**design/flow/design.v**
```verilog
module alu #(parameter DATA_WIDTH = 32, OP = 3)
(
    input wire start,
    input wire clk,
    input wire reset_n,
    input wire [DATA_WIDTH - 1 : 0] A,
    input wire [DATA_WIDTH - 1 : 0] B,
    input wire [OP - 1 : 0] op,
    output reg [DATA_WIDTH - 1 : 0] result,
    output reg done
);
  localparam AND = 3'b000;   
  localparam OR  = 3'b001;   
  localparam ADD = 3'b010;   
  localparam NOP = 3'b011;   
  localparam SUB = 3'b100;   
  localparam MUL = 3'b101;   
  localparam SLT = 3'b110;   
  reg done_reg;
  reg [DATA_WIDTH - 1 : 0] result_reg;
  always @(posedge clk or negedge reset_n) begin
    if (!reset_n) begin
      result_reg <= 32'h00000000;
    end
    else begin
      if(start) begin
        case (op)
          AND: result_reg <=  A & B;
          OR : result_reg <=  A | B;
          ADD: result_reg <=  A + B;
          SUB: result_reg <=  A - B;
          MUL: result_reg <=  A * B;
          SLT: result_reg <= (A < B) ? 32'b1 : 32'b0;
          default: result_reg <= 32'h00000000;
        endcase
      end
    end
  end
  always @(posedge clk or negedge reset_n) begin
    if(!reset_n) begin
      done_reg <= 1'b0;
    end
    else begin
      if(start && (op != NOP)) begin
        done_reg <= 1'b1;
      end
      else begin
        done_reg <= 1'b0;
      end
    end
  end
  always @(posedge clk or negedge reset_n) begin
    if (!reset_n) begin
      done <= 1'b0;
    end
    else begin
      done <= done_reg;
    end
  end
  always @(posedge clk or negedge reset_n) begin
    if (!reset_n) begin
      result <= 32'h00000000;
    end
    else begin
      result <= result_reg;
    end
  end
endmodule
```
**design/flow/run.sh**
```bash
#!/bin/bash
# the make line also repeats each setting of config.mk as NAME=value (left out here)
make -C /OpenROAD-flow-scripts/flow DESIGN_CONFIG=/design/flow/config.mk WORK_HOME=/design/flow/orfs CLKGATE_MAP_FILE= finish
```
**design/flow/config.mk**
```make
export PLATFORM = sky130hd
export DESIGN_NAME = alu
export DESIGN_NICKNAME = alu
export VERILOG_FILES = /design/flow/design.v
export SDC_FILE = /design/flow/constraint.sdc
export NUM_CORES = 4
export LEC_CHECK = 0
export CAP_MARGIN = 20
export CORE_MARGIN = 2
export CORE_UTILIZATION = 60
export CTS_CLUSTER_DIAMETER = 215
export CTS_CLUSTER_SIZE = 98
export SLEW_MARGIN = 20
```
**design/flow/constraint.sdc**
```tcl
create_clock -name core_clock -period 4.03 [get_ports {clk}]
set_input_delay 0.8060 -clock core_clock [delete_from_list [all_inputs] [get_ports {clk}]]
set_output_delay 0.8060 -clock core_clock [all_outputs]
set_load 0.01 [all_outputs]
```
==> results of run 1 <==
[through the flow]
stage / area (um^2) / setup TNS, ns / hold slack [ns] / utilization / cells
floorplan: 22800 / -61.45 / 0.331 / - / 2621
global placement: 27600 / -95.18 / 0.339 / 0.758 / 3574
detailed placement: 27600 / -96.75 / 0.346 / 0.758 / 3574
CTS: 30700 / -69.32 / 0.366 / 0.844 / 3701
[per-layer routing]
metal | overflow | track usage
met5 | 3 | 0.619
met4 | 66 | 0.813
met3 | 27 | 0.786
met2 | 128 | 0.969
met1 | 22 | 0.863
[timing repair]
action / 4_1_cts
cloned: 1
resized: 656
pin swaps: 258
endpoints found under the setup margin: 30
buffers inserted: 139
endpoints found under the hold margin: 0
==> Table 3: Implementation characteristics, run 1 <==
Table: implementation figures

Parameter                              Value

Synthesis
  Area fraction in and, or, nand and nor cells after synthesis .................. 0.153
  #FFs+latches synth .................. 66
  Synth Net Count .................. 3320
  Synthesized chip area reported by yosys .................. 22000 um^2
  Post-synthesis compound-gate area fraction .................. 0.125
  Top cells by area in the synthesized netlist .................. fa_1, ha_1, inv_1, dfrtp_1, nor2_1
  Synthesized area .................. 22000 um^2
  Cell count in the Yosys report .................. 2621
  Post-synthesis share of cell area spent on full adders, half adders and majority gates .................. 0.498
  Multiplexer share .................. 0.00609
  Number of warning messages in the yosys log .................. 1
  Count of flip-flops with a built-in enable after synthesis .................. 0
  Largest area contributor in the netlist .................. fa_1
  Fraction of registers with async set/reset .................. 1.00
  Xor and xnor area share after synthesis .................. 0.0382
  Post-synth top cells .................. inv_1, fa_1, nor2_1, nand2_1, ha_1
  Post-synthesis cell count .................. 2621
  Count of cell types in the netlist .................. 80
  Per-instance average area after synthesis .................. 8.39 um^2
  Fraction of post-synthesis cell area in the top cell type by area .................. 0.373
  Seq share, synth .................. 0.0751
  Prevailing post-synth register cell .................. dfrtp_1
  Most common cell in the netlist .................. inv_1
  Main logic family after synthesis .................. adder cells

Placement
  HPWL after DPL .................. 77.0 mm
  Count of port buffers added during placement .................. 102
  RD Place Congestion .................. 1.13
  Placement-stage worst setup slack .................. -4.26 ns

Clock network
  CTS H-tree depth .................. 3
  Hold_buf cts .................. 0
  Clk root buf .................. clkbuf_16
  Maximum buffer depth of the clock tree .................. 2
  Total clock sinks .................. 66
  Number of buffers inserted during clock tree synthesis .................. 9

Floorplan
  Top-level I/O count .................. 103
  Initial core utilization .................. 0.605
  Y dimension of the die .................. 195 um
  Core area .................. 36300 um^2
  Standard-cell rows .................. 70
  Total die size .................. 38200 um^2
  Die X .................. 195 um

Run status
  Tool Error .................. [ERROR GRT-0232] Routing congestion too high. Check the congestion heatmap in the GUI.
  Result of the run .................. did not finish
  Stop stage .................. 5_1_grt

Global routing
  Tot GR Track Use .................. 0.863
  GRT overflow .................. 246
==> run 2: changes to the inputs <==
- CAP_MARGIN: 20 -> 0
- CELL_PAD_IN_SITES_GLOBAL_PLACEMENT: default -> 3
- CORE_ASPECT_RATIO: default -> 1.01
- CORE_UTILIZATION: 60 -> 45
- CTS_CLUSTER_DIAMETER: 215 -> 395
- CTS_CLUSTER_SIZE: 98 -> default
- GPL_TIMING_DRIVEN: default -> 0
- HOLD_SLACK_MARGIN: default -> -0.04
- PLACE_DENSITY_LB_ADDON: default -> 0.01
- SLEW_MARGIN: 20 -> 35
- TNS_END_PERCENT: default -> 35
- clock period: 4.03 -> 12.5 ns (I/O delays scaled with it)
==> run 2 against run 1 <==
Effect of this change: now clean on timing, DRC and antenna; die area rose by 33%; synthesized cell count did not move; area after synthesis did not move.
==> Table 3: Implementation characteristics, run 2 <==
Characteristics after synthesis and place and route

Parameter                              Value

Run status
  Result of the run .................. timing/DRC/antenna clean

Floorplan
  Die X .................. 224 um
  Top-level I/O count .................. 103
  Total die size .................. 50600 um^2
  Core area .................. 48300 um^2
  Standard-cell rows .................. 81
  Y dimension of the die .................. 226 um
  Initial core utilization .................. 0.455

Worst hold path
  Worst hold path stage count .................. 0
  End of the worst hold path .................. done
  Start point of the worst hold path .................. done_reg
  Path type of the worst min-delay path .................. flip-flop to flip-flop

Critical path
  Number of buffer and inverter instances along the worst setup path .................. 11
  Critical Path Source .................. A[4]
  Sort of element at the start of the critical path .................. primary input
  Count of cells along the worst register-to-register path .................. 6
  Worst Setup EP .................. result_reg[23]
  Max stage delay on crit path .................. 0.94 ns
  CP max stage cell .................. clkinv_1
  Kind of capture point of the worst setup path .................. flip-flop
  Crit Reg-Reg Startpoint .................. result_reg[31]
  Kind of cell adding the most delay to the critical path .................. adder cells
  Reg-to-reg slack, setup .................. 11.03 ns
  Worst EP required .................. 12.70 ns
  Data arrival time of the critical path .................. 12.35 ns
  Total stage count of the critical path .................. 29
  Reg2reg end .................. result_reg[31]
  CP Max Fanout .................. 10
  Path type of the worst setup path .................. primary input to flip-flop
  Dominant cell type by count on the critical path .................. fa_1

Synthesis
  Per-instance average area after synthesis .................. 8.39 um^2
  Seq share, synth .................. 0.0751
  Post-synth top cells .................. inv_1, fa_1, nor2_1, nand2_1, ha_1
  Count of cell types in the netlist .................. 80
  Fraction of registers with async set/reset .................. 1.00
  Number of warning messages in the yosys log .................. 1
  Fraction of post-synthesis cell area in the top cell type by area .................. 0.373
  Synthesized area .................. 22000 um^2
  Cell count in the Yosys report .................. 2621
  Multiplexer share .................. 0.00609
  Synthesized chip area reported by yosys .................. 22000 um^2
  Area fraction in and, or, nand and nor cells after synthesis .................. 0.153
  Xor and xnor area share after synthesis .................. 0.0382
  Synth Net Count .................. 3320
  Main logic family after synthesis .................. adder cells
  #FFs+latches synth .................. 66
  Most common cell in the netlist .................. inv_1
  Top cells by area in the synthesized netlist .................. fa_1, ha_1, inv_1, dfrtp_1, nor2_1
  Largest area contributor in the netlist .................. fa_1
  Post-synthesis cell count .................. 2621
  Prevailing post-synth register cell .................. dfrtp_1
  Count of flip-flops with a built-in enable after synthesis .................. 0
  Post-synthesis compound-gate area fraction .................. 0.125
  Post-synthesis share of cell area spent on full adders, half adders and majority gates .................. 0.498

Global routing
  Tot GR Track Use .................. 0.380
  Global routing met3 resource utilization .................. 0.0738
  Initial antenna violation count .................. 4
  GRT overflow .................. 0
  Pin count of the biggest net entering global routing .................. 50
  Fraction of met2 tracks used by global routing .................. 0.582
  Met1 capacity usage during global routing .................. 0.516
  First-pass GRT wire length .................. 137 mm
  Busiest layer in global routing .................. met2
  Via count of the first global-routing pass .................. 20525

Clock network
  CTS H-tree depth .................. 3
  Number of buffers inserted during clock tree synthesis .................. 9
  Total clock sinks .................. 66
  Clock tree from TritonCTS .................. done
  Maximum buffer depth of the clock tree .................. 2
  Resize count post-CTS .................. 0
  Clock-pin transition on the worst setup and hold timing paths .................. 0.06 ns
  Clk root buf .................. clkbuf_16
  Hold_buf cts .................. 0
  Clock network latency to the later pin of the worst-skew pair .................. 0.34 ns
  Post CTS Setup Buffer Count .................. 0

Route
  Wirelength, routed .................. 94.0 mm
  Wire length per cell after detailed routing .................. 28.0 um
  Diodes inserted .................. 0
  DR vias .................. 19917
  DRT antenna net count .................. 0
  Violation tally from detailed-route iteration zero .................. 1930
  Detailed-route vias per instance .................. 5.93
  Detailed-routing iteration count for the pre-antenna-repair pass .................. 5
  # DRC .................. 0

STA
  Pin slew with the least headroom to its limit .................. 0.980 ns
  Final cycle utilization of the critical path .................. 0.972
  Number of max-slew violations in the final report .................. 0
  Max_slew headroom .................. 0.347
  Max Clk Rate .................. 82.3 MHz
  Minimum clock period .................. 12.15 ns
  Setup repair after global routing missed its margin .................. no
  Clock Skews .................. 0.00612 ns
  Setup-violating endpoint count in the final report .................. 0
  Min Hold Slack .................. 0.361 ns
  Hold Vio Cnt, Final .................. 0

Placement
  Count of port buffers added during placement .................. 99
  RD Place Congestion .................. 0.987
  HPWL after DPL .................. 76.1 mm
  Placed instance area .................. 23900 um^2

Run
  Number of logged tool warnings .................. 91
  Number of violations of the max-capacitance limit .................. 0

Final layout
  Comb area .................. 18100 um^2
  Final design instance area without fill .................. 24200 um^2
  Register Area .................. 1650 um^2
  Layout Nets .................. 3433
  Layout Utilization .................. 0.500
  Synthesis-to-finish area growth .................. 9.94%
  Total of fill cells in the finished design .................. 4819
run 2: metal layers:
layer | part of all wire | vias to the layer above
met1 | 0.41 | 10167
met2 | 0.44 | 1039
li1 | - | 8482
met5 | 0 | -
met4 | 0.059 | 0
met3 | 0.096 | 229
run 2: final cells by class:
| cell class | count | area share |
|---|---|---|
| flip-flops and latches | 66 | 0.0683 |
| multi-input cells | 1950 | 0.747 |
| clock inverters | 6 | 0.00171 |
| well taps | 622 | 0.0322 |
| clock buffers | 10 | 0.00989 |
| inverters | 476 | 0.0739 |
| plain buffers | 129 | 0.0226 |
| repair buffers | 102 | 0.0441 |
run 2: through the flow:
step / std cells / setup WS (ns) / TNS (ns)
after floorplan: 2621 / 2.98 / 0
after global placement: 3342 / -0.555 / -1.69
after detailed placement: 3345 / 0.314 / 0
after CTS: 3361 / 0.600 / 0
after global routing: 3361 / 0.147 / 0
final: 3361 / 0.349 / 0
==> run 3: changes to the inputs <==
- CAP_MARGIN: 0 -> 20
- CELL_PAD_IN_SITES_GLOBAL_PLACEMENT: 3 -> default
- CORE_ASPECT_RATIO: 1.01 -> default
- CORE_UTILIZATION: 45 -> 72
- CTS_CLUSTER_DIAMETER: 395 -> 27
- GPL_TIMING_DRIVEN: 0 -> default
- HOLD_SLACK_MARGIN: -0.04 -> default
- PLACE_DENSITY: default -> 0.38
- PLACE_DENSITY_LB_ADDON: 0.01 -> default
- SETUP_SLACK_MARGIN: default -> 1.9
- SLEW_MARGIN: 35 -> 20
- TNS_END_PERCENT: 35 -> default
- clock period: 12.5 -> 6.65 ns (I/O delays scaled with it)
==> run 3 against run 2 <==
Effect of this change: the flow now stops in 5_1_grt; synthesized cell count stayed put; area after synthesis stayed put; die area is 37% lower.
==> Table 3: Implementation characteristics, run 3 <==
Table: implementation figures

Parameter                              Value

Placement
  RD Place Congestion .................. 1.11
  Placed instance area .................. 26300 um^2
  DP Cell Count .................. 3348
  HPWL after DPL .................. 73.9 mm
  Count of port buffers added during placement .................. 102

Synthesis
  Post-synthesis compound-gate area fraction .................. 0.125
  Area fraction in and, or, nand and nor cells after synthesis .................. 0.153
  Cell count in the Yosys report .................. 2621
  Fraction of post-synthesis cell area in the top cell type by area .................. 0.373
  Synthesized area .................. 22000 um^2
  Multiplexer share .................. 0.00609
  Prevailing post-synth register cell .................. dfrtp_1
  Seq share, synth .................. 0.0751
  Top cells by area in the synthesized netlist .................. fa_1, ha_1, inv_1, dfrtp_1, nor2_1
  Post-synth top cells .................. inv_1, fa_1, nor2_1, nand2_1, ha_1
  Most common cell in the netlist .................. inv_1
  Number of warning messages in the yosys log .................. 1
  Main logic family after synthesis .................. adder cells
  #FFs+latches synth .................. 66
  Count of flip-flops with a built-in enable after synthesis .................. 0
  Post-synthesis share of cell area spent on full adders, half adders and majority gates .................. 0.498
  Synthesized chip area reported by yosys .................. 22000 um^2
  Synth Net Count .................. 3320
  Post-synthesis cell count .................. 2621
  Count of cell types in the netlist .................. 80
  Fraction of registers with async set/reset .................. 1.00
  Xor and xnor area share after synthesis .................. 0.0382
  Per-instance average area after synthesis .................. 8.39 um^2
  Largest area contributor in the netlist .................. fa_1

Floorplan
  Initial core utilization .................. 0.736
  Y dimension of the die .................. 179 um
  Core area .................. 29900 um^2
  Total die size .................. 31900 um^2
  Standard-cell rows .................. 63
  Top-level I/O count .................. 103
  Die X .................. 179 um

Run status
  Result of the run .................. did not finish
  Stop stage .................. 5_1_grt
  Tool Error .................. [ERROR GRT-0116] Global routing finished with congestion. Check the congestion regions in the DRC Viewer.

Clock network
  Total clock sinks .................. 66
  Hold_buf cts .................. 0
  Number of buffers inserted during clock tree synthesis .................. 9
  CTS H-tree depth .................. 3
  Maximum buffer depth of the clock tree .................. 2
  Clk root buf .................. clkbuf_16

Global routing
  GRT overflow .................. 7919
  Tot GR Track Use .................. 1.22
## run 3: metal layers
metal / overflow / track usage
met4: 529 / 0.796
met1: 3313 / 1.39
met2: 2942 / 1.32
met5: 109 / 1.04
met3: 1026 / 1.12
## run 3: timing repair
action,4_1_cts
pin swaps,195
gates resized,575
setup buffers,81
setup endpoints to repair,30
## run 3: through the flow
stage / setup WS, ns / util
after floorplan: -1.14 / -
after global placement: -1.95 / 0.879
after detailed placement: -2.15 / 0.879
after CTS: -1.17 / 0.961
==> run 4: changes to the inputs <==
- CAP_MARGIN: 20 -> 0
- CELL_PAD_IN_SITES_DETAIL_PLACEMENT: default -> 1
- CELL_PAD_IN_SITES_GLOBAL_PLACEMENT: default -> 3
- CORE_ASPECT_RATIO: default -> 1.01
- CORE_UTILIZATION: 72 -> 45
- CTS_CLUSTER_DIAMETER: 27 -> 395
- GPL_ROUTABILITY_DRIVEN: default -> 0
- GPL_TIMING_DRIVEN: default -> 0
- HOLD_SLACK_MARGIN: default -> 0.06
- MAX_ROUTING_LAYER: default -> met4
- PLACE_DENSITY: 0.38 -> default
- PLACE_DENSITY_LB_ADDON: default -> 0.25
- SETUP_SLACK_MARGIN: 1.9 -> 1.31
- SLEW_MARGIN: 20 -> 35
- TNS_END_PERCENT: default -> 35
- clock period: 6.65 -> 12.5 ns (I/O delays scaled with it)
==> run 4 against run 3 <==
Effect of this change: die area rose by 59%; the run now finishes clean; area after synthesis did not move; synthesized cell count did not move.
==> Table 3: Implementation characteristics, run 4 <==
Characteristics after synthesis and place and route

Parameter                              Value

Synthesis
  Multiplexer share .................. 0.00609
  Fraction of registers with async set/reset .................. 1.00
  Seq share, synth .................. 0.0751
  Number of warning messages in the yosys log .................. 1
  Count of cell types in the netlist .................. 80
  Top cells by area in the synthesized netlist .................. fa_1, ha_1, inv_1, dfrtp_1, nor2_1
  Main logic family after synthesis .................. adder cells
  Cell count in the Yosys report .................. 2621
  Post-synth top cells .................. inv_1, fa_1, nor2_1, nand2_1, ha_1
  Post-synthesis share of cell area spent on full adders, half adders and majority gates .................. 0.498
  Area fraction in and, or, nand and nor cells after synthesis .................. 0.153
  Synth Net Count .................. 3320
  Per-instance average area after synthesis .................. 8.39 um^2
  Post-synthesis cell count .................. 2621
  Xor and xnor area share after synthesis .................. 0.0382
  Fraction of post-synthesis cell area in the top cell type by area .................. 0.373
  Largest area contributor in the netlist .................. fa_1
  Synthesized area .................. 22000 um^2
  Most common cell in the netlist .................. inv_1
  Count of flip-flops with a built-in enable after synthesis .................. 0
  Prevailing post-synth register cell .................. dfrtp_1
  Synthesized chip area reported by yosys .................. 22000 um^2
  #FFs+latches synth .................. 66
  Post-synthesis compound-gate area fraction .................. 0.125

Worst hold path
  Worst hold path stage count .................. 0
  Start point of the worst hold path .................. done_reg
  Path type of the worst min-delay path .................. flip-flop to flip-flop
  End of the worst hold path .................. done

Critical path
  Reg-to-reg slack, setup .................. 11.02 ns
  Data arrival time of the critical path .................. 11.14 ns
  Worst Setup EP .................. result_reg[23]
  Count of cells along the worst register-to-register path .................. 6
  Kind of capture point of the worst setup path .................. flip-flop
  Max stage delay on crit path .................. 0.73 ns
  Sort of element at the start of the critical path .................. primary input
  Crit Reg-Reg Startpoint .................. result_reg[31]
  Worst EP required .................. 12.70 ns
  CP Max Fanout .................. 10
  Reg2reg end .................. result_reg[31]
  Critical Path Source .................. B[7]
  Path type of the worst setup path .................. primary input to flip-flop
  Kind of cell adding the most delay to the critical path .................. adder cells
  CP max stage cell .................. clkdlybuf4s50_1
  Total stage count of the critical path .................. 26
  Number of buffer and inverter instances along the worst setup path .................. 8
  Dominant cell type by count on the critical path .................. fa_1

Final layout
  Register Area .................. 1650 um^2
  Final design instance area without fill .................. 24300 um^2
  Layout Nets .................. 3434
  Synthesis-to-finish area growth .................. 10.6%
  Layout Utilization .................. 0.503
  Comb area .................. 18100 um^2
  Total of fill cells in the finished design .................. 5853

STA
  Max_slew headroom .................. 0.376
  Pin slew with the least headroom to its limit .................. 0.935 ns
  Max Clk Rate .................. 91.4 MHz
  Setup repair after global routing missed its margin .................. yes
  Minimum clock period .................. 10.94 ns
  Final setup slack of the worst path .................. 1.56 ns
  Final cycle utilization of the critical path .................. 0.875
  Setup-violating endpoint count in the final report .................. 0
  Number of max-slew violations in the final report .................. 0
  Clock Skews .................. 0.0105 ns
  Hold Vio Cnt, Final .................. 0

Global routing
  First-pass GRT wire length .................. 143 mm
  Pin count of the biggest net entering global routing .................. 52
  Initial antenna violation count .................. 3
  Tot GR Track Use .................. 0.407
  Via count of the first global-routing pass .................. 21604
  GRT overflow .................. 0

Placement
  HPWL after DPL .................. 79.9 mm
  Placed instance area .................. 23900 um^2
  Count of port buffers added during placement .................. 99
  Placement-stage worst setup slack .................. 0.286 ns

Route
  Violation tally from detailed-route iteration zero .................. 1661
  DRT antenna net count .................. 0
  Wire length per cell after detailed routing .................. 29.1 um
  Detailed-route vias per instance .................. 6.00
  # DRC .................. 0
  DR vias .................. 20184
  Detailed-routing iteration count for the pre-antenna-repair pass .................. 5
  Wirelength, routed .................. 97.7 mm

Clock network
  Clk root buf .................. clkbuf_16
  Post CTS Setup Buffer Count .................. 0
  Hold_buf cts .................. 0
  Clock-pin transition on the worst setup and hold timing paths .................. 0.06 ns
  Total clock sinks .................. 66
  Number of buffers inserted during clock tree synthesis .................. 9
  Clock network latency to the later pin of the worst-skew pair .................. 0.35 ns
  CTS H-tree depth .................. 3
  Maximum buffer depth of the clock tree .................. 2
  Clock tree from TritonCTS .................. done

Floorplan
  Core area .................. 48300 um^2
  Top-level I/O count .................. 103
  Total die size .................. 50600 um^2
  Y dimension of the die .................. 226 um
  Initial core utilization .................. 0.455
  Standard-cell rows .................. 81
  Die X .................. 224 um

Run status
  Result of the run .................. timing/DRC/antenna clean

Run
  Number of violations of the max-capacitance limit .................. 0
  Number of logged tool warnings .................. 92
## run 4: through the flow
step / setup TNS [ns] / hold slack, ns / instances
2_1_floorplan: 0 / 0.331 / 2621
3_3_place_gp: -1.11 / 0.338 / 3342
3_5_place_dp: 0 / 0.355 / 3346
4_1_cts: 0 / 0.358 / 3362
5_1_grt: 0 / 0.366 / 3362
6_report: 0 / 0.353 / 3364
## run 4: timing repair
| action | 4_1_cts | 5_1_grt |
|---|---|---|
| resized | 20 | 57 |
| setup endpoints to repair | 6 | 6 |
| gates cloned | 0 | 0 |
| pin swaps | 0 | 1 |
| endpoints found under the hold margin | 0 | 0 |
## run 4: area by class of cell
cell class,instances,area share
Multi-Input combinational cell,1950,0.743
Inverter,476,0.0743
Sequential cell,66,0.0679
Timing Repair Buffer,103,0.0442
Tap cell,622,0.0320
Buffer,129,0.0245
Clock buffer,13,0.0115
Clock inverter,3,0.00185
Antenna cell,2,0.000206
## run 4: metal layers
| layer | GRT usage | routed length [um] | part of all wire | up-vias |
|---|---|---|---|---|
| met2 | 0.625 | 43800 | 0.45 | 983 |
| met3 | 0.0882 | 9230 | 0.094 | 242 |
| li1 | - | - | - | 8486 |
| met1 | 0.511 | 38600 | 0.40 | 10473 |
| met4 | 0.199 | 6100 | 0.062 | 0 |
| met5 | - | 0 | 0 | - |
==> run 5: changes to the inputs <==
- CAP_MARGIN: 0 -> 20
- CELL_PAD_IN_SITES_DETAIL_PLACEMENT: 1 -> default
- CELL_PAD_IN_SITES_GLOBAL_PLACEMENT: 3 -> default
- CORE_ASPECT_RATIO: 1.01 -> default
- CORE_UTILIZATION: 45 -> 65
- CTS_CLUSTER_DIAMETER: 395 -> default
- GPL_ROUTABILITY_DRIVEN: 0 -> default
- GPL_TIMING_DRIVEN: 0 -> default
- HOLD_SLACK_MARGIN: 0.06 -> -0.08
- MAX_ROUTING_LAYER: met4 -> default
- PLACE_DENSITY_LB_ADDON: 0.25 -> default
- SETUP_SLACK_MARGIN: 1.31 -> 2.33
- SLEW_MARGIN: 35 -> 20
- TNS_END_PERCENT: 35 -> default
- clock period: 12.5 -> 7.78 ns (I/O delays scaled with it)
==> run 5 against run 4 <==
Effect of this change: the flow now stops in 5_1_grt; die area down 30%; synthesized cell count unchanged; area after synthesis unchanged.
==> Table 3: Implementation characteristics, run 5 <==
Table: implementation figures

Parameter                              Value

Floorplan
  Y dimension of the die .................. 188 um
  Core area .................. 33400 um^2
  Initial core utilization .................. 0.657
  Total die size .................. 35300 um^2
  Standard-cell rows .................. 67
  Top-level I/O count .................. 103
  Die X .................. 188 um

Synthesis
  Synthesized chip area reported by yosys .................. 22000 um^2
  Post-synthesis compound-gate area fraction .................. 0.125
  Synthesized area .................. 22000 um^2
  Most common cell in the netlist .................. inv_1
  Fraction of post-synthesis cell area in the top cell type by area .................. 0.373
  Largest area contributor in the netlist .................. fa_1
  Cell count in the Yosys report .................. 2621
  Prevailing post-synth register cell .................. dfrtp_1
  Synth Net Count .................. 3320
  Count of flip-flops with a built-in enable after synthesis .................. 0
  Post-synthesis share of cell area spent on full adders, half adders and majority gates .................. 0.498
  Multiplexer share .................. 0.00609
  Area fraction in and, or, nand and nor cells after synthesis .................. 0.153
  Xor and xnor area share after synthesis .................. 0.0382
  Fraction of registers with async set/reset .................. 1.00
  Post-synth top cells .................. inv_1, fa_1, nor2_1, nand2_1, ha_1
  Main logic family after synthesis .................. adder cells
  Seq share, synth .................. 0.0751
  Number of warning messages in the yosys log .................. 1
  Post-synthesis cell count .................. 2621
  Count of cell types in the netlist .................. 80
  Per-instance average area after synthesis .................. 8.39 um^2
  Top cells by area in the synthesized netlist .................. fa_1, ha_1, inv_1, dfrtp_1, nor2_1
  #FFs+latches synth .................. 66

Clock network
  Total clock sinks .................. 66
  Maximum buffer depth of the clock tree .................. 2
  CTS H-tree depth .................. 3
  Number of buffers inserted during clock tree synthesis .................. 9
  Hold_buf cts .................. 0
  Clk root buf .................. clkbuf_16

Placement
  Placed instance area .................. 26400 um^2
  Count of port buffers added during placement .................. 102
  HPWL after DPL .................. 73.6 mm
  RD Place Congestion .................. 1.10

Global routing
  Tot GR Track Use .................. 0.679
  GRT overflow .................. 15

Run status
  Tool Error .................. [ERROR GRT-0116] Global routing finished with congestion. Check the congestion regions in the DRC Viewer.
  Stop stage .................. 5_1_grt
  Result of the run .................. did not finish
-- run 5: stage by stage --
step,instances,setup WS (ns),util
CTS,3491,-0.255,0.854
detailed placement,3404,-1.26,0.788
global placement,3404,-1.18,0.788
floorplan,2621,-0.233,-
-- run 5: layer usage --
layer / GRT overflow / track usage
met2: 7 / 0.874
met1: 0 / 0.707
met5: 0 / 0.151
met4: 8 / 0.632
met3: 0 / 0.481
-- run 5: what timing repair did --
action / 4_1_cts
gates resized: 522
setup buffers: 71
endpoints found under the hold margin: 0
setup endpoints to repair: 28
pin swaps: 181
cloned: 0
==> run 6: changes to the inputs <==
- ABC_AREA: default -> 0
- CAP_MARGIN: 20 -> 0
- CORE_ASPECT_RATIO: default -> 0.96
- CORE_UTILIZATION: 65 -> 70
- CTS_CLUSTER_SIZE: default -> 29
- HOLD_SLACK_MARGIN: -0.08 -> -0.1
- MAX_ROUTING_LAYER: default -> met4
- SETUP_SLACK_MARGIN: 2.33 -> default
- SLEW_MARGIN: 20 -> 10
- TNS_END_PERCENT: default -> 5
- clock period: 7.78 -> 8.39 ns (I/O delays scaled with it)
==> run 6 against run 5 <==
Effect of this change: area after synthesis is the same; die area shrank 7.0%; synthesized cell count is the same; the flow again stops in 5_1_grt.
==> Table 3: Implementation characteristics, run 6 <==
Table: implementation figures

Parameter                              Value

Clock network
  Clk root buf .................. clkbuf_16
  Maximum buffer depth of the clock tree .................. 2
  Number of buffers inserted during clock tree synthesis .................. 9
  CTS H-tree depth .................. 3
  Hold_buf cts .................. 0
  Total clock sinks .................. 66

Synthesis
  Post-synth top cells .................. inv_1, fa_1, nor2_1, nand2_1, ha_1
  Main logic family after synthesis .................. adder cells
  Per-instance average area after synthesis .................. 8.39 um^2
  Top cells by area in the synthesized netlist .................. fa_1, ha_1, inv_1, dfrtp_1, nor2_1
  Post-synthesis compound-gate area fraction .................. 0.125
  Xor and xnor area share after synthesis .................. 0.0382
  Count of flip-flops with a built-in enable after synthesis .................. 0
  Most common cell in the netlist .................. inv_1
  Fraction of post-synthesis cell area in the top cell type by area .................. 0.373
  Fraction of registers with async set/reset .................. 1.00
  Seq share, synth .................. 0.0751
  Synthesized area .................. 22000 um^2
  Count of cell types in the netlist .................. 80
  Synthesized chip area reported by yosys .................. 22000 um^2
  Area fraction in and, or, nand and nor cells after synthesis .................. 0.153
  Post-synthesis share of cell area spent on full adders, half adders and majority gates .................. 0.498
  Post-synthesis cell count .................. 2621
  Number of warning messages in the yosys log .................. 1
  Synth Net Count .................. 3320
  #FFs+latches synth .................. 66
  Prevailing post-synth register cell .................. dfrtp_1
  Largest area contributor in the netlist .................. fa_1
  Cell count in the Yosys report .................. 2621
  Multiplexer share .................. 0.00609

Run status
  Tool Error .................. [ERROR GRT-0116] Global routing finished with congestion. Check the congestion regions in the DRC Viewer.
  Result of the run .................. did not finish
  Stop stage .................. 5_1_grt

Floorplan
  Top-level I/O count .................. 103
  Die X .................. 185 um
  Standard-cell rows .................. 63
  Core area .................. 30900 um^2
  Initial core utilization .................. 0.712
  Total die size .................. 32800 um^2
  Y dimension of the die .................. 178 um

Placement
  RD Place Congestion .................. 1.12
  Placed instance area .................. 25600 um^2
  Count of port buffers added during placement .................. 102
  HPWL after DPL .................. 71.6 mm
  DP Cell Count .................. 3330

Global routing
  Tot GR Track Use .................. 0.625
  GRT overflow .................. 1
[run 6: per-layer routing]
metal	overflow	track usage
met1	0	0.677
met2	0	0.818
met3	0	0.360
met4	1	0.521
met5	-	-
[run 6: repair_timing]
action / in CTS
resized: 101
setup buffers: 13
endpoints found under the setup margin: 17
pin swaps: 27
gates cloned: 1
[run 6: metrics by stage]
stage	util	setup WS (ns)	setup TNS [ns]	hold slack, ns
CTS	0.849	-0.0371	-0.0744	0.362
detailed placement	0.827	-0.779	-9.89	0.350
global placement	0.827	-0.654	-7.41	0.332
floorplan	-	0.0187	0	0.331
==> run 7: changes to the inputs <==
- CAP_MARGIN: 0 -> 40
- CORE_ASPECT_RATIO: 0.96 -> 0.71
- CORE_UTILIZATION: 70 -> 72
- MAX_ROUTING_LAYER: met4 -> default
- PLACE_DENSITY: default -> 0.67
- SETUP_SLACK_MARGIN: default -> -0.57
- TNS_END_PERCENT: 5 -> default
- clock period: 8.39 -> 8.02 ns (I/O delays scaled with it)
==> run 7 against run 6 <==
Effect of this change: area after synthesis did not move; synthesized cell count did not move; die area down 2.7%; the flow again stops in 5_1_grt.
==> Table 3: Implementation characteristics, run 7 <==
Table: implementation figures

Parameter                              Value

Synthesis
  Post-synthesis cell count .................. 2621
  Synth Net Count .................. 3320
  Count of flip-flops with a built-in enable after synthesis .................. 0
  Multiplexer share .................. 0.00609
  Number of warning messages in the yosys log .................. 1
  Post-synthesis compound-gate area fraction .................. 0.125
  Seq share, synth .................. 0.0751
  Largest area contributor in the netlist .................. fa_1
  Area fraction in and, or, nand and nor cells after synthesis .................. 0.153
  Prevailing post-synth register cell .................. dfrtp_1
  Post-synthesis share of cell area spent on full adders, half adders and majority gates .................. 0.498
  #FFs+latches synth .................. 66
  Most common cell in the netlist .................. inv_1
  Top cells by area in the synthesized netlist .................. fa_1, ha_1, inv_1, dfrtp_1, nor2_1
  Synthesized chip area reported by yosys .................. 22000 um^2
  Post-synth top cells .................. inv_1, fa_1, nor2_1, nand2_1, ha_1
  Fraction of post-synthesis cell area in the top cell type by area .................. 0.373
  Fraction of registers with async set/reset .................. 1.00
  Synthesized area .................. 22000 um^2
  Per-instance average area after synthesis .................. 8.39 um^2
  Main logic family after synthesis .................. adder cells
  Count of cell types in the netlist .................. 80
  Xor and xnor area share after synthesis .................. 0.0382
  Cell count in the Yosys report .................. 2621

Run status
  Tool Error .................. [ERROR GRT-0232] Routing congestion too high. Check the congestion heatmap in the GUI.
  Stop stage .................. 5_1_grt
  Result of the run .................. did not finish

Floorplan
  Initial core utilization .................. 0.737
  Standard-cell rows .................. 53
  Core area .................. 29800 um^2
  Die X .................. 211 um
  Top-level I/O count .................. 103
  Total die size .................. 32000 um^2
  Y dimension of the die .................. 151 um

Clock network
  CTS H-tree depth .................. 3
  Number of buffers inserted during clock tree synthesis .................. 9
  Total clock sinks .................. 66
  Clk root buf .................. clkbuf_16
  Maximum buffer depth of the clock tree .................. 2

Placement
  Placement-stage worst setup slack .................. -1.20 ns
  HPWL after DPL .................. 73.3 mm
  RD Place Congestion .................. 1.15
  Count of port buffers added during placement .................. 102

Global routing
  GRT overflow .................. 7
  Tot GR Track Use .................. 0.745
-- run 7: timing repair --
action,CTS
setup buffers,1
pin swaps,6
setup endpoints to repair,10
hold buffers,0
gates resized,34
-- run 7: per-stage QoR --
stage / setup TNS [ns] / std cells / area, um^2
floorplan: -2.00 / 2621 / 22000
global placement: -13.02 / 3304 / 25500
detailed placement: -17.78 / 3306 / 25500
CTS: -7.42 / 3323 / 25900
-- run 7: routing by layer --
metal  global-route usage  GRT overflow
met2                0.892             3
met1                0.739             1
met5                0.519             0
met4                0.652             3
met3                0.650             0
==> run 8: changes to the inputs <==
- ABC_AREA: 0 -> default
- CAP_MARGIN: 40 -> 20
- CORE_ASPECT_RATIO: 0.71 -> default
- CORE_UTILIZATION: 72 -> 23
- CTS_CLUSTER_SIZE: 29 -> default
- HOLD_SLACK_MARGIN: -0.1 -> default
- PLACE_DENSITY: 0.67 -> default
- SETUP_SLACK_MARGIN: -0.57 -> default
- SLEW_MARGIN: 10 -> 20
- clock period: 8.02 -> 11.2 ns (I/O delays scaled with it)
==> run 8 against run 7 <==
Effect of this change: now clean on timing, DRC and antenna; area after synthesis stayed put; synthesized cell count stayed put; die area went up to 3.1 times the previous value.
==> Table 3: Implementation characteristics, run 8 <==
Characteristics after synthesis and place and route

Parameter                              Value

Global routing
  Global routing met3 resource utilization .................. 0.0371
  Fraction of met2 tracks used by global routing .................. 0.279
  Tot GR Track Use .................. 0.175
  GRT overflow .................. 0
  Met1 capacity usage during global routing .................. 0.238
  First-pass GRT wire length .................. 129 mm
  Pin count of the biggest net entering global routing .................. 67
  Via count of the first global-routing pass .................. 20008
  Busiest layer in global routing .................. met2
  Initial antenna violation count .................. 1

Floorplan
  Core area .................. 94900 um^2
  Standard-cell rows .................. 113
  Y dimension of the die .................. 313 um
  Die X .................. 313 um
  Top-level I/O count .................. 103
  Total die size .................. 98100 um^2
  Initial core utilization .................. 0.232

STA
  Final setup slack of the worst path .................. 0.923 ns
  Setup-violating endpoint count in the final report .................. 0
  Minimum clock period .................. 10.28 ns
  Max Clk Rate .................. 97.3 MHz
  Clock Skews .................. 0.00442 ns
  Hold Vio Cnt, Final .................. 0
  Number of max-slew violations in the final report .................. 0
  Pin slew with the least headroom to its limit .................. 1.11 ns
  Max_slew headroom .................. 0.260
  Setup repair after global routing missed its margin .................. no
  Final cycle utilization of the critical path .................. 0.918
  Sum Neg Setup Slack .................. 0 ns

Synthesis
  Count of flip-flops with a built-in enable after synthesis .................. 0
  Post-synth top cells .................. inv_1, fa_1, nor2_1, nand2_1, ha_1
  Xor and xnor area share after synthesis .................. 0.0382
  Largest area contributor in the netlist .................. fa_1
  Count of cell types in the netlist .................. 80
  Synth Net Count .................. 3320
  Post-synthesis share of cell area spent on full adders, half adders and majority gates .................. 0.498
  Synthesized area .................. 22000 um^2
  Prevailing post-synth register cell .................. dfrtp_1
  Area fraction in and, or, nand and nor cells after synthesis .................. 0.153
  Seq share, synth .................. 0.0751
  #FFs+latches synth .................. 66
  Synthesized chip area reported by yosys .................. 22000 um^2
  Per-instance average area after synthesis .................. 8.39 um^2
  Fraction of post-synthesis cell area in the top cell type by area .................. 0.373
  Number of warning messages in the yosys log .................. 1
  Fraction of registers with async set/reset .................. 1.00
  Most common cell in the netlist .................. inv_1
  Post-synthesis compound-gate area fraction .................. 0.125
  Multiplexer share .................. 0.00609
  Main logic family after synthesis .................. adder cells
  Cell count in the Yosys report .................. 2621
  Top cells by area in the synthesized netlist .................. fa_1, ha_1, inv_1, dfrtp_1, nor2_1
  Post-synthesis cell count .................. 2621

Worst hold path
  Path type of the worst min-delay path .................. flip-flop to flip-flop
  End of the worst hold path .................. done
  Worst hold path stage count .................. 0
  Start point of the worst hold path .................. done_reg

Route
  Violation tally from detailed-route iteration zero .................. 1905
  DRT antenna net count .................. 0
  Detailed-routing iteration count for the pre-antenna-repair pass .................. 8
  Diodes inserted .................. 0
  Detailed-route vias per instance .................. 4.89
  Wire length per cell after detailed routing .................. 21.6 um
  Wirelength, routed .................. 85.5 mm
  # DRC .................. 0
  DR vias .................. 19348

Clock network
  Clk root buf .................. clkbuf_16
  Number of buffers inserted during clock tree synthesis .................. 9
  Hold_buf cts .................. 0
  Clock network latency to the later pin of the worst-skew pair .................. 0.33 ns
  Total clock sinks .................. 66
  Post CTS Setup Buffer Count .................. 0
  Clock-pin transition on the worst setup and hold timing paths .................. 0.06 ns
  CTS H-tree depth .................. 3
  Resize count post-CTS .................. 0
  Maximum buffer depth of the clock tree .................. 2
  Clock tree from TritonCTS .................. done

Critical path
  Worst Setup EP .................. result_reg[31]
  Critical Path Source .................. A[8]
  Dominant cell type by count on the critical path .................. fa_1
  Data arrival time of the critical path .................. 10.50 ns
  Crit Reg-Reg Startpoint .................. result_reg[31]
  Worst EP required .................. 11.42 ns
  CP max stage cell .................. clkdlybuf4s50_1
  Reg-to-reg slack, setup .................. 9.71 ns
  Reg2reg end .................. result_reg[31]
  CP Max Fanout .................. 11
  Path type of the worst setup path .................. primary input to flip-flop
  Kind of capture point of the worst setup path .................. flip-flop
  Number of buffer and inverter instances along the worst setup path .................. 7
  Kind of cell adding the most delay to the critical path .................. adder cells
  Total stage count of the critical path .................. 26
  Sort of element at the start of the critical path .................. primary input
  Count of cells along the worst register-to-register path .................. 6
  Max stage delay on crit path .................. 0.87 ns

Run
  Number of violations of the max-capacitance limit .................. 0
  Number of logged tool warnings .................. 90

Run status
  Result of the run .................. timing/DRC/antenna clean

Final layout
  Layout Nets .................. 3389
  Synthesis-to-finish area growth .................. 13.8%

Placement
  RD Place Congestion .................. 0.965
  Placement-stage worst setup slack .................. 0.780 ns
  HPWL after DPL .................. 69.6 mm
  Count of port buffers added during placement .................. 102
run 8: final cells by class:
cell class	count	area (um^2)
well taps	1265	1580
clock inverters	6	67.6
multi-input cells	1950	18100
inverters	476	1790
clock buffers	10	229
repair buffers	187	1650
flip-flops and latches	66	1650
fillers	10281	69900
run 8: per-layer routing:
layer	vias to the layer above	share of wire	wire [um]
met5	-	0.00014	12
met4	2	0.037	3140
met3	179	0.095	8100
met2	960	0.45	38600
met1	9814	0.42	35600
li1	8393	-	-
run 8: metrics by stage:
step                cell area [um^2]  cells   util  hold slack, ns
floorplan                      22000   2621      -           0.331
global placement               24700   3944  0.261           0.333
CTS                            25000   3960  0.264           0.347
detailed placement             24700   3944  0.261           0.335
finish                         25000   3960  0.264           0.346
global route                   25000   3960  0.264           0.352
==> run 9: changes to the inputs <==
- CAP_MARGIN: 20 -> 15
- CORE_UTILIZATION: 23 -> 72
- HOLD_SLACK_MARGIN: default -> -0.09
- PLACE_DENSITY: default -> 0.65
- SETUP_SLACK_MARGIN: default -> 0.7
- clock period: 11.2 -> 6.65 ns (I/O delays scaled with it)
==> run 9 against run 8 <==
Effect of this change: the run now fails in 5_1_grt; die area down 67%; synthesized cell count is the same; area after synthesis unchanged.
==> Table 3: Implementation characteristics, run 9 <==
Table: implementation figures

Parameter                              Value

Clock network
  Number of buffers inserted during clock tree synthesis .................. 9
  Maximum buffer depth of the clock tree .................. 2
  CTS H-tree depth .................. 3
  Clk root buf .................. clkbuf_16
  Hold_buf cts .................. 0
  Total clock sinks .................. 66

Placement
  HPWL after DPL .................. 74.1 mm
  RD Place Congestion .................. 1.10
  Placed instance area .................. 26100 um^2
  DP Cell Count .................. 3344
  Placement-stage worst setup slack .................. -2.19 ns
  Count of port buffers added during placement .................. 102

Floorplan
  Die X .................. 179 um
  Top-level I/O count .................. 103
  Initial core utilization .................. 0.736
  Y dimension of the die .................. 179 um
  Core area .................. 29900 um^2
  Standard-cell rows .................. 63
  Total die size .................. 31900 um^2

Synthesis
  Fraction of post-synthesis cell area in the top cell type by area .................. 0.373
  Post-synth top cells .................. inv_1, fa_1, nor2_1, nand2_1, ha_1
  Fraction of registers with async set/reset .................. 1.00
  Synth Net Count .................. 3320
  Main logic family after synthesis .................. adder cells
  Prevailing post-synth register cell .................. dfrtp_1
  Synthesized area .................. 22000 um^2
  Per-instance average area after synthesis .................. 8.39 um^2
  Synthesized chip area reported by yosys .................. 22000 um^2
  Seq share, synth .................. 0.0751
  Post-synthesis cell count .................. 2621
  Post-synthesis compound-gate area fraction .................. 0.125
  Count of cell types in the netlist .................. 80
  Count of flip-flops with a built-in enable after synthesis .................. 0
  Cell count in the Yosys report .................. 2621
  Largest area contributor in the netlist .................. fa_1
  Xor and xnor area share after synthesis .................. 0.0382
  Multiplexer share .................. 0.00609
  Area fraction in and, or, nand and nor cells after synthesis .................. 0.153
  Number of warning messages in the yosys log .................. 1
  Post-synthesis share of cell area spent on full adders, half adders and majority gates .................. 0.498
  Top cells by area in the synthesized netlist .................. fa_1, ha_1, inv_1, dfrtp_1, nor2_1
  Most common cell in the netlist .................. inv_1
  #FFs+latches synth .................. 66

Run status
  Tool Error .................. [ERROR GRT-0116] Global routing finished with congestion. Check the congestion regions in the DRC Viewer.
  Stop stage .................. 5_1_grt
  Result of the run .................. did not finish

Global routing
  GRT overflow .................. 2526
  Tot GR Track Use .................. 0.964
-- run 9: per-stage QoR --
stage                     utilization  hold WS, ns
after detailed placement        0.874        0.361
after global placement          0.874        0.333
after CTS                       0.966        0.375
after floorplan                     -        0.331
-- run 9: per-layer routing --
| layer | GRT overflow | GRT usage |
|---|---|---|
| met3 | 121 | 0.760 |
| met4 | 572 | 1.05 |
| met5 | 11 | 0.590 |
| met1 | 130 | 0.867 |
| met2 | 1692 | 1.22 |
-- run 9: repair_timing --
item	CTS
setup endpoints to repair	25
gates resized	638
pin swaps	233
buffers inserted	100
==> run 10: changes to the inputs <==
- ABC_AREA: default -> 0
- CAP_MARGIN: 15 -> 20
- CORE_ASPECT_RATIO: default -> 0.96
- CORE_UTILIZATION: 72 -> 58
- CTS_CLUSTER_SIZE: default -> 29
- HOLD_SLACK_MARGIN: -0.09 -> default
- PLACE_DENSITY: 0.65 -> default
- PLACE_DENSITY_LB_ADDON: default -> 0.07
- SETUP_SLACK_MARGIN: 0.7 -> 0.85
- SLEW_MARGIN: 20 -> 10
- clock period: 6.65 -> 7.03 ns (I/O delays scaled with it)
==> run 10 against run 9 <==
Effect of this change: now fails the layout checks on negative setup slack; synthesized cell count did not move; die area is 24% higher; area after synthesis did not move.
==> Table 3: Implementation characteristics, run 10 <==
Characteristics after synthesis and place and route

Parameter                              Value

Run status
  Result of the run .................. complete, but fails checks
  Violated Checks .................. negative setup slack

Synthesis
  Post-synthesis compound-gate area fraction .................. 0.125
  Seq share, synth .................. 0.0751
  Number of warning messages in the yosys log .................. 1
  Main logic family after synthesis .................. adder cells
  Fraction of registers with async set/reset .................. 1.00
  Top cells by area in the synthesized netlist .................. fa_1, ha_1, inv_1, dfrtp_1, nor2_1
  #FFs+latches synth .................. 66
  Xor and xnor area share after synthesis .................. 0.0382
  Per-instance average area after synthesis .................. 8.39 um^2
  Cell count in the Yosys report .................. 2621
  Post-synthesis cell count .................. 2621
  Most common cell in the netlist .................. inv_1
  Largest area contributor in the netlist .................. fa_1
  Count of cell types in the netlist .................. 80
  Synthesized chip area reported by yosys .................. 22000 um^2
  Synth Net Count .................. 3320
  Post-synth top cells .................. inv_1, fa_1, nor2_1, nand2_1, ha_1
  Area fraction in and, or, nand and nor cells after synthesis .................. 0.153
  Synthesized area .................. 22000 um^2
  Post-synthesis share of cell area spent on full adders, half adders and majority gates .................. 0.498
  Count of flip-flops with a built-in enable after synthesis .................. 0
  Prevailing post-synth register cell .................. dfrtp_1
  Multiplexer share .................. 0.00609
  Fraction of post-synthesis cell area in the top cell type by area .................. 0.373

Critical path
  Worst EP required .................. 7.20 ns
  Crit Reg-Reg Startpoint .................. result_reg[31]
  Path type of the worst setup path .................. primary input to flip-flop
  Reg-to-reg slack, setup .................. 5.54 ns
  Sort of element at the start of the critical path .................. primary input
  Data arrival time of the critical path .................. 8.34 ns
  Reg2reg end .................. result_reg[31]
  CP max stage cell .................. fa_2
  Kind of capture point of the worst setup path .................. flip-flop
  Dominant cell type by count on the critical path .................. fa_2
  Number of buffer and inverter instances along the worst setup path .................. 5
  Kind of cell adding the most delay to the critical path .................. adder cells
  Total stage count of the critical path .................. 23
  Ordered list of cells on the worst path .................. clkdlybuf4s18_2 > inv_4 > buf_4 > nor2_4 > fa_2 > fa_2 > fa_1 > inv_2 > fa_1 > inv_2 > fa_2 > ha_4 > fa_1 > fa_2 > ha_4 > a21o_1 > a21oi_2 > o211ai_1 > a211o_1 > and3_4 > or3_1 > a31oi_1 > a32oi_1
  Max stage delay on crit path .................. 0.67 ns
  Critical Path Source .................. A[3]
  Count of cells along the worst register-to-register path .................. 6
  Worst Setup EP .................. result_reg[30]
  CP Max Fanout .................. 4

Run
  Number of violations of the max-capacitance limit .................. 0
  Number of logged tool warnings .................. 93

Clock network
  Total clock sinks .................. 66
  Clock network latency to the later pin of the worst-skew pair .................. 0.32 ns
  Clock tree from TritonCTS .................. done
  Number of buffers inserted during clock tree synthesis .................. 9
  Hold_buf cts .................. 0
  Maximum buffer depth of the clock tree .................. 2
  CTS H-tree depth .................. 3
  Clock-pin transition on the worst setup and hold timing paths .................. 0.06 ns
  Clk root buf .................. clkbuf_16

Route
  Detailed-route vias per instance .................. 6.23
  Wire length per cell after detailed routing .................. 26.5 um
  Met3 routed WL .................. 11.4 mm
  Top layer used by detailed routing .................. met5
  Wirelength, routed .................. 95.0 mm
  DR vias .................. 22289
  DRT antenna net count .................. 0
  DR WL met2 .................. 41.7 mm
  Routed met1 length .................. 32.2 mm
  Violation tally from detailed-route iteration zero .................. 2455
  Detailed-routing iteration count for the pre-antenna-repair pass .................. 6
  # DRC .................. 0

Placement
  Count of port buffers added during placement .................. 102
  Placed instance area .................. 26400 um^2
  HPWL after DPL .................. 71.8 mm
  RD Place Congestion .................. 1.06

Worst hold path
  Path type of the worst min-delay path .................. flip-flop to flip-flop
  Worst hold path stage count .................. 0
  Start point of the worst hold path .................. done_reg
  End of the worst hold path .................. done

STA
  Final cycle utilization of the critical path .................. 1.16
  Setup-violating endpoint count in the final report .................. 22
  Max_slew headroom .................. 0.306
  Setup repair after global routing missed its margin .................. yes
  Pin slew with the least headroom to its limit .................. 1.02 ns
  Hold Vio Cnt, Final .................. 0
  Clock Skews .................. 0.00230 ns
  Max Clk Rate .................. 122 MHz
  Sum Neg Setup Slack .................. -16.19 ns
  Final setup slack of the worst path .................. -1.14 ns
  Minimum clock period .................. 8.17 ns
  Number of max-slew violations in the final report .................. 0

Floorplan
  Y dimension of the die .................. 195 um
  Die X .................. 203 um
  Standard-cell rows .................. 69
  Total die size .................. 39500 um^2
  Top-level I/O count .................. 103
  Core area .................. 37200 um^2
  Initial core utilization .................. 0.591

Final layout
  Layout Utilization .................. 0.790
  Total of fill cells in the finished design .................. 2384
  Synthesis-to-finish area growth .................. 33.7%
  Layout Nets .................. 3772
  Final design instance area without fill .................. 29400 um^2

Global routing
  Tot GR Track Use .................. 0.471
  GRT overflow .................. 0
  Initial antenna violation count .................. 9
  Via count of the first global-routing pass .................. 23022
  First-pass GRT wire length .................. 137 mm
  Pin count of the biggest net entering global routing .................. 59
run 10: final cells by class:
cell class,count,area [um^2],area share
diodes,5,12.5,0.000425
clock buffers,14,274,0.00932
clock inverters,2,10.0,0.000340
inverters,476,1910,0.0651
multi-input cells,1950,19900,0.676
flip-flops and latches,66,1650,0.0562
well taps,497,622,0.0211
repair buffers,570,5060,0.172
run 10: timing repair:
| item | CTS | global route |
|---|---|---|
| pin swaps | 207 | 143 |
| gates resized | 512 | 170 |
| endpoints found under the setup margin | 25 | 25 |
| buffers inserted | 65 | 22 |
| hold endpoints to repair | 0 | 0 |
| cloned | 1 | 0 |
run 10: routing by layer:
| layer | GRT usage | vias to the layer above |
|---|---|---|
| met5 | 0 | - |
| met4 | 0.324 | 4 |
| met3 | 0.125 | 621 |
| met2 | 0.734 | 1719 |
| met1 | 0.572 | 10775 |
| li1 | - | 9170 |
run 10: per-stage QoR:
step           setup slack (ns)  cells  hold slack, ns
2_1_floorplan            -0.833   2621           0.331
3_3_place_gp              -1.72   3469           0.335
3_5_place_dp              -1.77   3470           0.342
4_1_cts                  -0.792   3552           0.354
5_1_grt                   -1.25   3575           0.358
6_report                  -1.14   3580           0.352
==> run 11: changes to the inputs <==
- ABC_AREA: 0 -> default
- CORE_ASPECT_RATIO: 0.96 -> default
- CORE_UTILIZATION: 58 -> 72
- CTS_CLUSTER_SIZE: 29 -> 79
- PLACE_DENSITY_LB_ADDON: 0.07 -> 0.1
- SETUP_SLACK_MARGIN: 0.85 -> 1.82
- SLEW_MARGIN: 10 -> 20
- clock period: 7.03 -> 9.5 ns (I/O delays scaled with it)
==> run 11 against run 10 <==
Effect of this change: the flow now stops in 5_1_grt; area after synthesis unchanged; die area down 19%; synthesized cell count unchanged.
==> Table 3: Implementation characteristics, run 11 <==
Table: implementation figures

Parameter                              Value

Run status
  Result of the run .................. did not finish
  Stop stage .................. 5_1_grt
  Tool Error .................. [ERROR GRT-0116] Global routing finished with congestion. Check the congestion regions in the DRC Viewer.

Synthesis
  Top cells by area in the synthesized netlist .................. fa_1, ha_1, inv_1, dfrtp_1, nor2_1
  #FFs+latches synth .................. 66
  Largest area contributor in the netlist .................. fa_1
  Seq share, synth .................. 0.0751
  Synthesized chip area reported by yosys .................. 22000 um^2
  Number of warning messages in the yosys log .................. 1
  Synth Net Count .................. 3320
  Post-synthesis share of cell area spent on full adders, half adders and majority gates .................. 0.498
  Area fraction in and, or, nand and nor cells after synthesis .................. 0.153
  Post-synthesis compound-gate area fraction .................. 0.125
  Xor and xnor area share after synthesis .................. 0.0382
  Post-synth top cells .................. inv_1, fa_1, nor2_1, nand2_1, ha_1
  Synthesized area .................. 22000 um^2
  Most common cell in the netlist .................. inv_1
  Multiplexer share .................. 0.00609
  Fraction of registers with async set/reset .................. 1.00
  Count of flip-flops with a built-in enable after synthesis .................. 0
  Per-instance average area after synthesis .................. 8.39 um^2
  Main logic family after synthesis .................. adder cells
  Post-synthesis cell count .................. 2621
  Count of cell types in the netlist .................. 80
  Cell count in the Yosys report .................. 2621
  Prevailing post-synth register cell .................. dfrtp_1
  Fraction of post-synthesis cell area in the top cell type by area .................. 0.373

Placement
  Placement-stage worst setup slack .................. 0.0224 ns
  RD Place Congestion .................. 1.12
  HPWL after DPL .................. 67.9 mm
  Count of port buffers added during placement .................. 102

Floorplan
  Standard-cell rows .................. 63
  Core area .................. 29900 um^2
  Total die size .................. 31900 um^2
  Top-level I/O count .................. 103
  Die X .................. 179 um
  Y dimension of the die .................. 179 um
  Initial core utilization .................. 0.736

Clock network
  Total clock sinks .................. 66
  Maximum buffer depth of the clock tree .................. 2
  Clk root buf .................. clkbuf_16
  CTS H-tree depth .................. 3
  Number of buffers inserted during clock tree synthesis .................. 9

Global routing
  GRT overflow .................. 493
  Tot GR Track Use .................. 0.859
[run 11: per-layer routing]
layer,global-route usage,GRT overflow
met1,0.836,15
met2,0.992,298
met3,0.751,33
met4,0.840,140
met5,0.689,7
[run 11: metrics by stage]
stage                     instances  cell area [um^2]
after floorplan                2621             22300
after global placement         3123             24200
after detailed placement       3123             24200
after CTS                      3263             27000
[run 11: what timing repair did]
action	4_1_cts
endpoints found under the setup margin	23
buffers inserted	122
gates cloned	2
gates resized	613
hold buffers	0
pin swaps	160
==> run 12: changes to the inputs <==
- CTS_CLUSTER_SIZE: 79 -> default
- HOLD_SLACK_MARGIN: default -> -0.09
- PLACE_DENSITY: default -> 0.65
- PLACE_DENSITY_LB_ADDON: 0.1 -> default
- SETUP_SLACK_MARGIN: 1.82 -> -0.42
- clock period: 9.5 -> 5.61 ns (I/O delays scaled with it)
==> run 12 against run 11 <==
Effect of this change: the run again fails in 5_1_grt; area after synthesis unchanged; synthesized cell count unchanged; die area unchanged.
==> Table 3: Implementation characteristics, run 12 <==
Table: implementation figures

Parameter                              Value

Synthesis
  Largest area contributor in the netlist .................. fa_1
  Area fraction in and, or, nand and nor cells after synthesis .................. 0.153
  Top cells by area in the synthesized netlist .................. fa_1, ha_1, inv_1, dfrtp_1, nor2_1
  #FFs+latches synth .................. 66
  Per-instance average area after synthesis .................. 8.39 um^2
  Fraction of post-synthesis cell area in the top cell type by area .................. 0.373
  Post-synthesis share of cell area spent on full adders, half adders and majority gates .................. 0.498
  Post-synthesis compound-gate area fraction .................. 0.125
  Synthesized area .................. 22000 um^2
  Seq share, synth .................. 0.0751
  Prevailing post-synth register cell .................. dfrtp_1
  Synthesized chip area reported by yosys .................. 22000 um^2
  Main logic family after synthesis .................. adder cells
  Most common cell in the netlist .................. inv_1
  Cell count in the Yosys report .................. 2621
  Multiplexer share .................. 0.00609
  Count of cell types in the netlist .................. 80
  Post-synth top cells .................. inv_1, fa_1, nor2_1, nand2_1, ha_1
  Number of warning messages in the yosys log .................. 1
  Synth Net Count .................. 3320
  Post-synthesis cell count .................. 2621
  Fraction of registers with async set/reset .................. 1.00
  Xor and xnor area share after synthesis .................. 0.0382
  Count of flip-flops with a built-in enable after synthesis .................. 0

Placement
  Placement-stage worst setup slack .................. -3.03 ns
  RD Place Congestion .................. 1.14
  Count of port buffers added during placement .................. 102
  DP Cell Count .................. 3363
  HPWL after DPL .................. 74.7 mm

Floorplan
  Y dimension of the die .................. 179 um
  Total die size .................. 31900 um^2
  Initial core utilization .................. 0.736
  Core area .................. 29900 um^2
  Top-level I/O count .................. 103
  Standard-cell rows .................. 63
  Die X .................. 179 um

Clock network
  CTS H-tree depth .................. 3
  Total clock sinks .................. 66
  Maximum buffer depth of the clock tree .................. 2
  Clk root buf .................. clkbuf_16
  Number of buffers inserted during clock tree synthesis .................. 9

Run status
  Tool Error .................. [ERROR GRT-0116] Global routing finished with congestion. Check the congestion regions in the DRC Viewer.
  Result of the run .................. did not finish
  Stop stage .................. 5_1_grt

Global routing
  GRT overflow .................. 9111
  Tot GR Track Use .................. 1.28
-- run 12: what timing repair did --
| item | 4_1_cts |
|---|---|
| setup endpoints to repair | 25 |
| resized | 630 |
| cloned | 1 |
| pin swaps | 224 |
| hold buffers | 0 |
| buffers inserted | 82 |
-- run 12: layer usage --
layer,GRT usage,overflow
met1,1.50,4005
met2,1.39,3370
met3,1.15,1075
met4,0.769,488
met5,1.19,173
-- run 12: through the flow --
| stage | utilization | TNS (ns) | area, um^2 | hold WS, ns |
|---|---|---|---|---|
| after floorplan | - | -30.13 | 22600 | 0.331 |
| after global placement | 0.879 | -58.32 | 26300 | 0.332 |
| after detailed placement | 0.879 | -62.14 | 26300 | 0.360 |
| after CTS | 0.958 | -34.95 | 28600 | 0.372 |
==> run 13: changes to the inputs <==
- CORE_UTILIZATION: 72 -> 58
- HOLD_SLACK_MARGIN: -0.09 -> default
- PLACE_DENSITY: 0.65 -> default
- SETUP_SLACK_MARGIN: -0.42 -> -0.65
- clock period: 5.61 -> 6.65 ns (I/O delays scaled with it)
==> run 13 against run 12 <==
Effect of this change: the layout now fails its checks (negative setup slack); area after synthesis unchanged; synthesized cell count unchanged; die area grew 24%.
==> Table 3: Implementation characteristics, run 13 <==
Characteristics after synthesis and place and route

Parameter                              Value

Critical path
  Count of cells along the worst register-to-register path .................. 6
  Sort of element at the start of the critical path .................. primary input
  Reg2reg end .................. result_reg[31]
  Worst EP required .................. 6.84 ns
  Max stage delay on crit path .................. 0.71 ns
  Ordered list of cells on the worst path .................. buf_6 > clkinv_8 > buf_4 > buf_4 > nor2_2 > fa_1 > fa_2 > fa_1 > inv_1 > fa_1 > inv_1 > fa_1 > ha_1 > fa_1 > fa_2 > ha_4 > a21o_1 > a21oi_2 > o211ai_1 > a211o_1 > and3_4 > or3_4 > a31oi_1 > a32oi_1
  Kind of capture point of the worst setup path .................. flip-flop
  Reg-to-reg slack, setup .................. 5.16 ns
  CP Max Fanout .................. 10
  Number of buffer and inverter instances along the worst setup path .................. 6
  Worst Setup EP .................. result_reg[30]
  Data arrival time of the critical path .................. 8.62 ns
  Path type of the worst setup path .................. primary input to flip-flop
  CP max stage cell .................. fa_1
  Total stage count of the critical path .................. 24
  Kind of cell adding the most delay to the critical path .................. adder cells
  Critical Path Source .................. B[6]
  Dominant cell type by count on the critical path .................. fa_1
  Crit Reg-Reg Startpoint .................. result_reg[31]

STA
  Number of max-slew violations in the final report .................. 0
  Setup-violating endpoint count in the final report .................. 23
  Final setup slack of the worst path .................. -1.78 ns
  Clock Skews .................. 0.00574 ns
  Setup repair after global routing missed its margin .................. yes
  Max Clk Rate .................. 119 MHz
  Sum Neg Setup Slack .................. -27.62 ns
  Hold Vio Cnt, Final .................. 0
  Max_slew headroom .................. 0.236
  Pin slew with the least headroom to its limit .................. 1.14 ns
  Minimum clock period .................. 8.43 ns
  Final cycle utilization of the critical path .................. 1.27

Route
  # DRC .................. 0
  Detailed-route vias per instance .................. 6.30
  Detailed-routing iteration count for the pre-antenna-repair pass .................. 8
  DRT antenna net count .................. 0
  Wire length per cell after detailed routing .................. 27.7 um
  DR vias .................. 22403
  Violation tally from detailed-route iteration zero .................. 2362
  Wirelength, routed .................. 98.4 mm

Clock network
  CTS H-tree depth .................. 3
  Number of buffers inserted during clock tree synthesis .................. 9
  Maximum buffer depth of the clock tree .................. 2
  Clock tree from TritonCTS .................. done
  Total clock sinks .................. 66
  Clk root buf .................. clkbuf_16
  Clock-pin transition on the worst setup and hold timing paths .................. 0.06 ns
  Clock network latency to the later pin of the worst-skew pair .................. 0.33 ns

Synthesis
  Count of flip-flops with a built-in enable after synthesis .................. 0
  Largest area contributor in the netlist .................. fa_1
  Post-synthesis compound-gate area fraction .................. 0.125
  #FFs+latches synth .................. 66
  Count of cell types in the netlist .................. 80
  Prevailing post-synth register cell .................. dfrtp_1
  Number of warning messages in the yosys log .................. 1
  Most common cell in the netlist .................. inv_1
  Post-synth top cells .................. inv_1, fa_1, nor2_1, nand2_1, ha_1
  Post-synthesis share of cell area spent on full adders, half adders and majority gates .................. 0.498
  Per-instance average area after synthesis .................. 8.39 um^2
  Synthesized chip area reported by yosys .................. 22000 um^2
  Top cells by area in the synthesized netlist .................. fa_1, ha_1, inv_1, dfrtp_1, nor2_1
  Multiplexer share .................. 0.00609
  Fraction of post-synthesis cell area in the top cell type by area .................. 0.373
  Main logic family after synthesis .................. adder cells
  Synthesized area .................. 22000 um^2
  Xor and xnor area share after synthesis .................. 0.0382
  Fraction of registers with async set/reset .................. 1.00
  Cell count in the Yosys report .................. 2621
  Seq share, synth .................. 0.0751
  Synth Net Count .................. 3320
  Post-synthesis cell count .................. 2621
  Area fraction in and, or, nand and nor cells after synthesis .................. 0.153

Worst hold path
  Start point of the worst hold path .................. done_reg
  Worst hold path stage count .................. 0
  End of the worst hold path .................. done
  Path type of the worst min-delay path .................. flip-flop to flip-flop

Global routing
  Tot GR Track Use .................. 0.485
  GRT overflow .................. 0
  Via count of the first global-routing pass .................. 22828
  Pin count of the biggest net entering global routing .................. 67
  First-pass GRT wire length .................. 138 mm
  Initial antenna violation count .................. 9

Final layout
  Layout Utilization .................. 0.767
  Comb area .................. 19400 um^2
  Synthesis-to-finish area growth .................. 30.7%
  Register Area .................. 1650 um^2
  Layout Nets .................. 3735
  Total of fill cells in the finished design .................. 2611
  Final design instance area without fill .................. 28700 um^2

Run
  Number of violations of the max-capacitance limit .................. 0
  Number of logged tool warnings .................. 95

Floorplan
  Core area .................. 37500 um^2
  Die X .................. 199 um
  Total die size .................. 39500 um^2
  Top-level I/O count .................. 103
  Standard-cell rows .................. 71
  Y dimension of the die .................. 199 um
  Initial core utilization .................. 0.586

Placement
  Count of port buffers added during placement .................. 102
  Placed instance area .................. 26300 um^2
  HPWL after DPL .................. 73.7 mm
  Placement-stage worst setup slack .................. -2.19 ns
  RD Place Congestion .................. 1.09

Run status
  Violated Checks .................. negative setup slack
  Result of the run .................. complete, but fails checks
-- run 13: final cells by class --
cell class	instances	share of cell area
repair buffers	532	0.166
flip-flops and latches	66	0.0575
diodes	3	0.000261
multi-input cells	1950	0.676
well taps	511	0.0223
repair inverters	1	0.000261
inverters	476	0.0684
clock buffers	9	0.00784
clock inverters	7	0.00183
-- run 13: through the flow --
stage	std cells	hold WS, ns
6_report	3555	0.357
3_3_place_gp	3486	0.340
3_5_place_dp	3486	0.344
4_1_cts	3530	0.357
2_1_floorplan	2621	0.331
5_1_grt	3554	0.361
-- run 13: per-layer routing --
metal,vias up,global-route usage,share of wire
li1,9108,-,-
met1,10829,0.585,0.33
met2,1817,0.727,0.42
met3,632,0.147,0.15
met4,17,0.375,0.11
met5,-,0,0.0035
-- run 13: repair_timing --
item,CTS,global route
resized,500,155
endpoints found under the setup margin,22,22
setup buffers,75,32
hold buffers,0,0
pin swaps,160,125
cloned,1,0
endpoints found under the hold margin,0,0
